==> run F: inputs <==
==> flow/design.v <==
`timescale 1ns/100ps
module conv(
           input Aclk,
           input rst,
           input [7:0] Xin,
           input [7:0] Kin,
           output reg [7:0] Rout,
           output reg result_done
       );
reg [7:0] pattern [9-1:0];
reg [4:0] daddr;
wire pattern_done;
reg [7:0] kernel [4-1:0];
reg [4:0] kaddr;
wire kernel_done;
reg [7:0] result [4-1:0];
reg [4:0] out_cnt;
integer i;
assign pattern_done = (daddr-1>=9) ? 1'd1 : 1'd0;
always@(posedge Aclk)
begin
    if(rst)
    begin
        for(i=0;i<9;i=i+1)
        begin
            pattern[i] <= 7'd0;
        end
        daddr <= 5'd1;   
    end
    else
    begin
        if(pattern_done)
        begin
            pattern[daddr] <= pattern[daddr];
            daddr <= daddr;
        end
        else
        begin
            pattern[daddr-1] <= Xin;
            daddr <= daddr + 5'd1;
        end
    end
end
assign kernel_done = (kaddr-1>=4) ? 1'd1 : 1'd0;
always@(posedge Aclk)
begin
    if(rst)
    begin
        for(i=0;i<4;i=i+1)
        begin
            kernel[i] <= 7'd0;
        end
        kaddr <= 5'd1;
    end
    else
    begin
        if(kernel_done)
        begin
            kernel[kaddr] <= kernel[kaddr];
            kaddr <= kaddr;
        end
        else
        begin
            kernel[kaddr-1] <= Kin;
            kaddr <= kaddr + 5'd1;
        end
    end
end
always@(*)
begin
    if(rst)
    begin
        for(i=0;i<4;i=i+1)
        begin
            result[i] = 7'd0;
        end
    end
    else
    begin
        if(pattern_done & kernel_done)
        begin
            result[0] = pattern[0]*kernel[0] + pattern[1]*kernel[1] + pattern[3]*kernel[2] + pattern[4]*kernel[3];
            result[1] = pattern[1]*kernel[0] + pattern[2]*kernel[1] + pattern[4]*kernel[2] + pattern[5]*kernel[3];
            result[2] = pattern[3]*kernel[0] + pattern[4]*kernel[1] + pattern[6]*kernel[2] + pattern[7]*kernel[3];
            result[3] = pattern[4]*kernel[0] + pattern[5]*kernel[1] + pattern[7]*kernel[2] + pattern[8]*kernel[3];
        end
        else
        begin
            for(i=0;i<4;i=i+1)
            begin
                result[i] = 7'd0;
            end
        end
    end
end
always@(posedge Aclk)
begin
    if(rst)
    begin
        result_done <= 1'd0;
    end
    else
    begin
        if(pattern_done & kernel_done)
        begin
            result_done <= 1'd1;
        end
        else
        begin
            result_done <= result_done;
        end
    end
end
always@(posedge Aclk)
begin
    if(rst)
    begin
        Rout <= 7'd0;
        out_cnt <= 5'd1;
    end
    else
    begin
        if(pattern_done & kernel_done)
        begin
            out_cnt <= out_cnt + 5'd1;
            Rout <= result[out_cnt-1];
        end
        else
        begin
            out_cnt <= 5'd1;
            Rout <= 5'd0;
        end
    end
end
endmodule
==> flow/run.sh <==
#!/bin/bash
# the make line also repeats each setting of config.mk as NAME=value (left out here)
make -C /OpenROAD-flow-scripts/flow DESIGN_CONFIG=/design/flow/config.mk WORK_HOME=/design/flow/orfs CLKGATE_MAP_FILE= finish
==> flow/config.mk <==
export PLATFORM = sky130hd
export DESIGN_NAME = conv
export DESIGN_NICKNAME = conv
export VERILOG_FILES = /design/flow/design.v
export SDC_FILE = /design/flow/constraint.sdc
export NUM_CORES = 4
export LEC_CHECK = 0
export CAP_MARGIN = 20
export CORE_MARGIN = 2
export CORE_UTILIZATION = 69
export CTS_CLUSTER_DIAMETER = 252
export CTS_CLUSTER_SIZE = 100
export HOLD_SLACK_MARGIN = 0.27
export SLEW_MARGIN = 20
export TNS_END_PERCENT = 10
==> flow/constraint.sdc <==
create_clock -name core_clock -period 10.0 [get_ports {Aclk}]
set_input_delay 2.0000 -clock core_clock [delete_from_list [all_inputs] [get_ports {Aclk}]]
set_output_delay 2.0000 -clock core_clock [all_outputs]
set_load 0.01 [all_outputs]
==> inputs of run Y, as changes to run F <==
- CORE_UTILIZATION: 69 -> 40
- CTS_CLUSTER_DIAMETER: 252 -> not set
- CTS_CLUSTER_SIZE: 100 -> not set
- HOLD_SLACK_MARGIN: 0.27 -> not set
- TNS_END_PERCENT: 10 -> not set
==> inputs of run C, as changes to run F <==
- CORE_UTILIZATION: 69 -> 52
- CTS_CLUSTER_DIAMETER: 252 -> not set
- CTS_CLUSTER_SIZE: 100 -> not set
- HOLD_SLACK_MARGIN: 0.27 -> not set
- TNS_END_PERCENT: 10 -> not set
==> flow/constraint.sdc (replaced) <==
create_clock -name core_clock -period 4.88 [get_ports {Aclk}]
set_input_delay 0.9760 -clock core_clock [delete_from_list [all_inputs] [get_ports {Aclk}]]
set_output_delay 0.9760 -clock core_clock [all_outputs]
set_load 0.01 [all_outputs]
==> inputs of run M, as changes to run F <==
- ABC_AREA: not set -> 1
- CORE_UTILIZATION: 69 -> 58
- CTS_CLUSTER_DIAMETER: 252 -> not set
- CTS_CLUSTER_SIZE: 100 -> not set
- HOLD_SLACK_MARGIN: 0.27 -> not set
- TNS_END_PERCENT: 10 -> 85
==> flow/constraint.sdc (replaced) <==
create_clock -name core_clock -period 6.9 [get_ports {Aclk}]
set_input_delay 1.3800 -clock core_clock [delete_from_list [all_inputs] [get_ports {Aclk}]]
set_output_delay 1.3800 -clock core_clock [all_outputs]
set_load 0.01 [all_outputs]
==> Slide: Implementation Results <==
Run Summary

Status
  • Status: timing/DRC/antenna clean

STA
  • Final worst setup slack: 2.25 ns
  • Fin Setup TNS: 0 ns

Placement
  • DP HPWL: 45,000 µm

Yosys
  • Post-synth top area share: 0.271

Global route
  • Vias in the first global route: 15,995

Finish
  • Final clock-cell share: 0.0279
the above is filed under run Y

==> Slide: Implementation Results <==
Run Summary

Status
  • Status: complete, but fails checks
  • Failing Checks: setup timing

STA
  • Fin Setup TNS: -7.30 ns
  • Final worst setup slack: -1.85 ns
  • Final setup fails: 5

Finish
  • Final clock-cell share: 0.0241
the above is filed under run C

==> Slide: Implementation Results <==
Run Summary

STA
  • Period Utilization, post-route: 0.754
  • Final worst setup slack: 2.46 ns
  • Fin Setup TNS: 0 ns

Yosys
  • Post-synth top area share: 0.271

Placement
  • DP Area: roughly 22,000 µm²
  • DP HPWL: between 40,000 and 50,000 µm

Worst hold path
  • Hold Crit Class: register to register

Routing
  • DR iter-0 viols: 1,343

Global route
  • Vias in the first global route: 16,040

Status
  • Status: timing/DRC/antenna clean
the above is filed under run F

==> Slide: Implementation Results <==
Run Summary

Finish
  • Signal buffers share of area: 0.0665
  • Final clock-cell share: 0.0234

Yosys
  • Adder share: 0.394
  • Ys async rst share: 0
  • Post-synth top area share: 0.251

STA
  • Final worst setup slack: around 0.20 ns
  • Fin Setup TNS: 0 ns

Status
  • Status: timing/DRC/antenna clean

CTS
  • Clock root cell: clkbuf_16

Global route
  • Vias in the first global route: 19,652

Worst hold path
  • Hold Crit Class: register to register
the above is filed under run M


========
==> wip/onyx: inputs <==
Starts from the design.v that is shown in full above.
clock: 8.99 ns
lec_check: 0
cap_margin: 5
cell_pad_in_sites_detail_placement: 1
core_aspect_ratio: 0.64
core_margin: 8
core_utilization: 29
cts_cluster_diameter: 345
cts_cluster_size: 14
gpl_routability_driven: 0
gpl_timing_driven: 0
hold_slack_margin: 0.15
min_routing_layer: met1
place_density_lb_addon: 0.07
setup_slack_margin: -0.57
slew_margin: 30
tns_end_percent: 90
run.sh (not shown) runs the stock make flow with config.mk's settings and CLKGATE_MAP_FILE=.
==> wip/willow (differences from wip/onyx) <==
ABC_AREA = 1   (was default)
CAP_MARGIN = 15   (was 5)
CORE_ASPECT_RATIO = 0.89   (was 0.64)
CORE_MARGIN = 2   (was 8)
CORE_UTILIZATION = 70   (was 29)
CTS_CLUSTER_DIAMETER = default   (was 345)
CTS_CLUSTER_SIZE = 50   (was 14)
GPL_ROUTABILITY_DRIVEN = default   (was 0)
HOLD_SLACK_MARGIN = default   (was 0.15)
MAX_ROUTING_LAYER = met4   (was default)
MIN_ROUTING_LAYER = default   (was met1)
PLACE_DENSITY_LB_ADDON = default   (was 0.07)
SETUP_SLACK_MARGIN = default   (was -0.57)
SLEW_MARGIN = 20   (was 30)
TNS_END_PERCENT = 10   (was 90)
==> flow/constraint.sdc (replaced) <==
create_clock -name core_clock -period 4.33 [get_ports {Aclk}]
set_input_delay 0.8660 -clock core_clock [delete_from_list [all_inputs] [get_ports {Aclk}]]
set_output_delay 0.8660 -clock core_clock [all_outputs]
set_load 0.01 [all_outputs]
==> notes <==
wip/onyx finished but failed the layout checks on setup timing. wip/willow stopped in detailed placement (DPL-0033).
In wip/onyx the die size is larger than in wip/willow, by about 140%.
In wip/onyx the synthesized cell count is lower than in wip/willow, by about 28%.
Area after synthesis: wip/willow is larger than wip/onyx (about 8%).
==> figures <==
Share of synthesized cell area in full adder, half adder and majority cells: wip/willow 39.4%; wip/onyx 42.5%
Result of the run: wip/willow did not finish; wip/onyx finished with violations
Last stage reached: wip/willow detailed placement; wip/onyx -
Reasons for failing layout checks: wip/willow -; wip/onyx setup timing
Die Y-Extent: wip/willow 175 um; wip/onyx 233 um
Cell area after synthesis: wip/willow 0.0229 mm^2; wip/onyx 0.0213 mm^2
Yosys cell count: wip/willow 3138; wip/onyx 2273
Number of standard-cell rows in the floorplan: wip/willow 62; wip/onyx 79
Avg Synthesized Cell Area: wip/willow 7.31 um^2; wip/onyx 9.37 um^2
Floorplan Nets: wip/willow 3706; wip/onyx 2841
Cell with the most instances after synthesis: wip/willow sky130_fd_sc_hd__nand2_1; wip/onyx sky130_fd_sc_hd__inv_1
Yosys top cell area share: wip/willow 25.1%; wip/onyx 27.1%
Starting density of the core: wip/willow 71.1%; wip/onyx 29.3%
Share of cell area taken by muxes after synthesis: wip/willow 0%; wip/onyx 0.0470%
Die x size: wip/willow 196 um; wip/onyx 355 um
Sequential element share of the synthesized area: wip/willow 15.4%; wip/onyx 16.6%
Yosys simple share: wip/willow 22.1%; wip/onyx 18.7%
Area of the core: wip/willow 0.0323 mm^2; wip/onyx 0.0727 mm^2
Post-synth area from yosys stat: wip/willow 0.0229 mm^2; wip/onyx 0.0213 mm^2
Xor-xnor portion of the synthesized cell area: wip/willow 4.23%; wip/onyx 11.1%
Overall die area: wip/willow 0.0342 mm^2; wip/onyx 0.0826 mm^2
Post-synthesis cell type count: wip/willow 41; wip/onyx 43
Aoi/oai-family share of the synthesized area: wip/willow 1.42%; wip/onyx 1.50%
Post-synthesis instance total: wip/willow 3138; wip/onyx 2273

========
==> pepper: inputs <==
Starts from the design.v that is shown in full above.
Settings: LEC_CHECK=0, ABC_AREA=0, CAP_MARGIN=30, CELL_PAD_IN_SITES_GLOBAL_PLACEMENT=3, CORE_ASPECT_RATIO=1.35, CORE_MARGIN=2, CORE_UTILIZATION=51, GPL_ROUTABILITY_DRIVEN=1, MIN_ROUTING_LAYER=met1, SLEW_MARGIN=20; clock period 10.0 ns.
==> raven (differences from pepper) <==
- ABC_AREA: 0 -> default
- CAP_MARGIN: 30 -> 20
- CELL_PAD_IN_SITES_GLOBAL_PLACEMENT: 3 -> default
- CORE_ASPECT_RATIO: 1.35 -> default
- CORE_UTILIZATION: 51 -> 65
- GPL_ROUTABILITY_DRIVEN: 1 -> default
- MIN_ROUTING_LAYER: met1 -> default
==> flow/constraint.sdc (replaced) <==
create_clock -name core_clock -period 6.45 [get_ports {Aclk}]
set_input_delay 1.2900 -clock core_clock [delete_from_list [all_inputs] [get_ports {Aclk}]]
set_output_delay 1.2900 -clock core_clock [all_outputs]
set_load 0.01 [all_outputs]
==> results <==
metric                                                                    pepper                       raven
Die Area                                                             0.04342 mm2                 0.03422 mm2
Data arrival time of the worst path                                      7.92 ns                     7.18 ns
Global-route wire length before repair                                 93,840 um                   95,740 um
Met3 layer usage reported by global route                                 2.586%                      5.938%
Startpoint of the worst register-to-register path                   kernel[3][3]               pattern[4][0]
Final worst setup slack                                                 2.395 ns                  -0.3938 ns
Number of gates resized after CTS                                              0                          13
Instance count after placement with tap cells included                     2,770                       2,864
Number of cells traversed by the worst register-to-register path              23                          20
Setup TNS Final                                                             0 ns                  -0.6143 ns
Number of non-clock buffers in the layout                                     55                         262
Final Critical Period                                                   7.605 ns                    6.844 ns
HPWL reported at the end of detailed placement                         47,380 um                   49,910 um
Worst hold slack after final layout                                    0.4879 ns                   0.4672 ns
Status                                                            finished clean  complete, but fails checks
Layout check failures                                                          -                setup timing

========
==> amber <==
Starts from the design.v that is shown in full above.
clock: 6.5 ns
lec_check: 0
cap_margin: 20
core_margin: 2
core_utilization: 72
place_density_lb_addon: 0.0
slew_margin: 20
==> harbor (differences from amber) <==
CORE_UTILIZATION = 47   (was 72)
PLACE_DENSITY_LB_ADDON = default   (was 0.0)
SETUP_SLACK_MARGIN = 1.17   (was default)
==> flow/constraint.sdc (replaced) <==
create_clock -name core_clock -period 4.88 [get_ports {Aclk}]
set_input_delay 0.9760 -clock core_clock [delete_from_list [all_inputs] [get_ports {Aclk}]]
set_output_delay 0.9760 -clock core_clock [all_outputs]
set_load 0.01 [all_outputs]
==> reports/results.ini <==
[run_status]
so.violations = setup timing
outcome = failed layout checks

[final_timing]
worst_slack_ps = -461
finalSetupViolations = 3

That was amber.
==> reports/results.ini <==
[final_timing]
worst_slack_ps = -1840
finalSetupViolations = 5

[cells_and_area]
fin_area_mm2 = 0.0254

[run_status]
so.violations = setup timing
outcome = failed layout checks

That was harbor.

========
==> run a <==
Starts from the design.v that is shown in full above.
export LEC_CHECK = 0
export CAP_MARGIN = 20
export CORE_MARGIN = 2
export CORE_UTILIZATION = 64
export SETUP_SLACK_MARGIN = 1.85
export SLEW_MARGIN = 20
create_clock -name core_clock -period 6.99 [get_ports {Aclk}]
==> run b (differences from run a) <==
--- a/flow/config.mk
+++ b/flow/config.mk
@@ -8,5 +8,7 @@
 export CAP_MARGIN = 20
 export CORE_MARGIN = 2
-export CORE_UTILIZATION = 64
-export SETUP_SLACK_MARGIN = 1.85
+export CORE_UTILIZATION = 52
+export CTS_CLUSTER_SIZE = 10
+export PLACE_DENSITY = 0.4
+export SETUP_SLACK_MARGIN = 1.17
 export SLEW_MARGIN = 20
==> flow/constraint.sdc (replaced) <==
create_clock -name core_clock -period 4.88 [get_ports {Aclk}]
set_input_delay 0.9760 -clock core_clock [delete_from_list [all_inputs] [get_ports {Aclk}]]
set_output_delay 0.9760 -clock core_clock [all_outputs]
set_load 0.01 [all_outputs]
==> results <==
Run b reached the layout checks and failed them: negative setup slack. Run a produced a clean layout.
In flip-flop count, run a and run b do not differ.
Between run a and run b, the lower final cell count is in run a (gap about 8%, measured against run b).
Of run b and run a, run b has the higher count of clock-buffer cells in the layout (gap 1).

========
==> exp/violet <==
RTL: the design.v shown in full above, as it stands there.
Settings: LEC_CHECK=0, CAP_MARGIN=20, CORE_MARGIN=2, CORE_UTILIZATION=69, CTS_CLUSTER_DIAMETER=252, CTS_CLUSTER_SIZE=100, SLEW_MARGIN=20; clock period 10.0 ns.
==> inputs of exp/sierra, as changes to exp/violet <==
CORE_ASPECT_RATIO = 0.5   (was not set)
CORE_UTILIZATION = 46   (was 69)
CTS_CLUSTER_DIAMETER = 230   (was 252)
HOLD_SLACK_MARGIN = 0.15   (was not set)
PLACE_DENSITY_LB_ADDON = 0.3   (was not set)
TNS_END_PERCENT = 10   (was not set)
==> qor summary <==
metric                                                                                exp/sierra               exp/violet
Vias in the first global route                                                             15582                    16040
Reg2Reg Launch Point                                                                kernel[3][0]             kernel[0][3]
Met1 global-route usage                                                                    38.2%                    51.1%
Area grow syn2layout                                                                       6.70%                    5.96%
Clock slew at the register clock pins of the worst setup and hold paths                  0.08 ns                  0.07 ns
Worst-margin pin slew                                                                    1.19 ns                  1.19 ns
Total placed instance area                                                             22200 um2                21900 um2
Floorplan Utilization                                                                      46.9%                    69.8%
Post-route design area                                                                 22700 um2                22600 um2
Shortest clock period the worst path allows after layout                                 7.71 ns                  7.54 ns
Final core utilization                                                                     50.0%                    74.0%
Logic gate fraction of the total cell area                                                 69.1%                    69.6%
Slack of the worst reg-to-reg path                                                       2.29 ns                  2.46 ns
Outcome                                                                  complete, no violations  complete, no violations
Filler cells                                                                                4231                     2329
Final worst path period share                                                              77.1%                    75.4%
Drt total wl                                                                             60.6 mm                  57.7 mm
Hold WS                                                                                 0.490 ns                 0.471 ns
Worst clock skew on the final layout                                                   0.0209 ns                0.0194 ns
Height of the die                                                                         156 um                   180 um
Number of rows created at floorplan                                                           55                       64
Initial antenna violation count                                                                3                        0
Wire per inst                                                                            21.1 um                  21.7 um
Non-clock buffer instance count of the final layout                                           55                       52
Tot GR Track Use                                                                           26.4%                    37.6%
